middle:
## SIGNAL_GENERATOR_ANALYZER
module SIGNAL_GENERATOR_ANALYZER
(
	input CLK_100MHz,
	input rst,
	output logic [15:0] MUAFR_MOSI_P,
	output [15:0] MUAFR_MOSI_N,
	input  logic [15:0] MUAFR_MISO_P,
	input  logic [15:0] MUAFR_MISO_N,
	input enable_generate,
	output logic [15:0] status_wire,
	output [15:0] status_gen
);
clock: 2.19 ns
lec_check: 0
abc_area: 0
cap_margin: 20
cell_pad_in_sites_detail_placement: 0
core_margin: 2
core_utilization: 19
cts_cluster_size: 71
gpl_timing_driven: 1
hold_slack_margin: 0.08
setup_slack_margin: 1.15
slew_margin: 20
run.sh (not shown) runs the stock make flow with config.mk's settings and CLKGATE_MAP_FILE=.
middle: complete, dirty (negative setup slack)
Input changes introduced in north (baseline for comparison: middle):
- a change of CTS_CLUSTER_SIZE from 71 to 39
- a change of CORE_UTILIZATION from 19 to 67
- a change of the clock period (ns, I/O delays scaled along) from 2.19 to 2.58
Ran to the end and failed final checks on negative setup slack: north.
Setup WNS middle -> north: better
Measured against north, the design area of middle comes out at 1.08 times the reference value.
Diff middle -> north | area growth from synthesis to layout | decrease of 9.1 points
In terms of total number of clock tree sinks, middle and north differ only marginally.
For combinational share of power, north and middle come out practically identical.
north vs middle on reported sequential group power: north is the lower one.

========
Starting RTL as in the previous note.
Settings: LEC_CHECK=0, ABC_AREA=1, CAP_MARGIN=20, CELL_PAD_IN_SITES_DETAIL_PLACEMENT=0, CORE_MARGIN=2, CORE_UTILIZATION=72, CTS_CLUSTER_SIZE=20, GPL_TIMING_DRIVEN=1, HOLD_SLACK_MARGIN=0.08, MAX_ROUTING_LAYER=met4, PLACE_DENSITY_LB_ADDON=0.21, SETUP_SLACK_MARGIN=1.27, SLEW_MARGIN=20; clock period 4.81 ns.
The first run finished but failed the layout checks on setup timing.
Rerun with:
Settings changed: ABC_AREA 1 to 0, CORE_ASPECT_RATIO set to 1.04, CORE_UTILIZATION 72 to 66, CTS_CLUSTER_SIZE 20 to 40, PLACE_DENSITY_LB_ADDON 0.21 to not set, SETUP_SLACK_MARGIN 1.27 to 1.15.
Clock period 4.81 ns to 2.34 ns, I/O delays scaled along.
Result: The new run completed, yet does not pass: setup timing. Sequential power rises by 110%. Global-route usage came out lower by 3.2 points. Routed wire length went down by 4.6%. Combinational power rises by 110%.
Rerun with:
Settings changed: ABC_AREA 0 to 1, CAP_MARGIN 20 to 0, CORE_ASPECT_RATIO 1.04 to not set, CORE_UTILIZATION 66 to 72, CTS_CLUSTER_SIZE 40 to 71, HOLD_SLACK_MARGIN 0.08 to -0.04, MAX_ROUTING_LAYER met4 to not set, PLACE_DENSITY set to 0.64.
Clock period 2.34 ns to 4.67 ns, I/O delays scaled along.
The changed run completed, yet does not pass: setup timing.
Area after synthesis increases by a few percent.
Clock skew decreases by 0.0051 ns.
Design area decreases by a few percent.
Worst hold slack gains 0.19 ns.
Wire length increases by a few percent.
Utilization increases by 2.0 points.
Rerun with:
Settings changed: ABC_AREA 1 to not set, CAP_MARGIN 0 to 20, CELL_PAD_IN_SITES_DETAIL_PLACEMENT 0 to not set, CORE_UTILIZATION 72 to 57, CTS_CLUSTER_SIZE 71 to not set, GPL_TIMING_DRIVEN 1 to not set, HOLD_SLACK_MARGIN -0.04 to not set, PLACE_DENSITY 0.64 to not set, SETUP_SLACK_MARGIN 1.15 to 1.45.
Clock period 4.67 ns to 4.98 ns, I/O delays scaled along.
The changed run completed, yet does not pass: setup timing.
Total power came out lower by 2.6%.
Wire length is lower by 8.2%.
Worst setup slack gets worse by 0.20 ns.
Global-route usage went down by 7.2 points.
Sequential share of layout area rose by 0.45 points.
Non-clock buffer count falls by 11.
Via count is lower by 18%.
Core utilization went down by 16 points.
Count of clock-buffer cells in the layout grows by 15.
Final cell count shrinks by 15%.
Hold slack gains 0.028 ns.
Rerun with:
Settings changed: CORE_UTILIZATION 57 to 70, CTS_CLUSTER_DIAMETER set to 28, CTS_CLUSTER_SIZE set to 37, SETUP_SLACK_MARGIN 1.45 to 1.42.
Clock period 4.98 ns to 4.77 ns, I/O delays scaled along.
=> The new run ran to the end with violations: setup timing; total power is higher by 34%; setup slack is worse by 0.14 ns; synthesized area is unchanged; sequential power rose by about 4%; first-iteration DRC count goes up by 61%; utilization increases by 21 points; clock power increases by 64%; cell area grows by 7.2%; critical path depth is higher by 2; cell count stays flat.
Rerun with:
Settings changed: CORE_UTILIZATION 70 to 72, CTS_CLUSTER_DIAMETER 28 to not set, CTS_CLUSTER_SIZE 37 to 35, PLACE_DENSITY_LB_ADDON set to 0.25, SETUP_SLACK_MARGIN 1.42 to 1.45.
Clock period 4.77 ns to 4.98 ns, I/O delays scaled along.
What happened: The changed run completed, yet does not pass: setup timing. Wire length decreases by 11%. Worst setup slack gains 0.11 ns. Area after synthesis does not change. Sequential power decreases by about 4%. Die area decreases by 2.7%. Worst hold slack gains 0.0038 ns. Sequential share of layout area increases by 3.6 points. Non-clock buffer count decreases by 26.
Power and IR drop assume default switching activity.
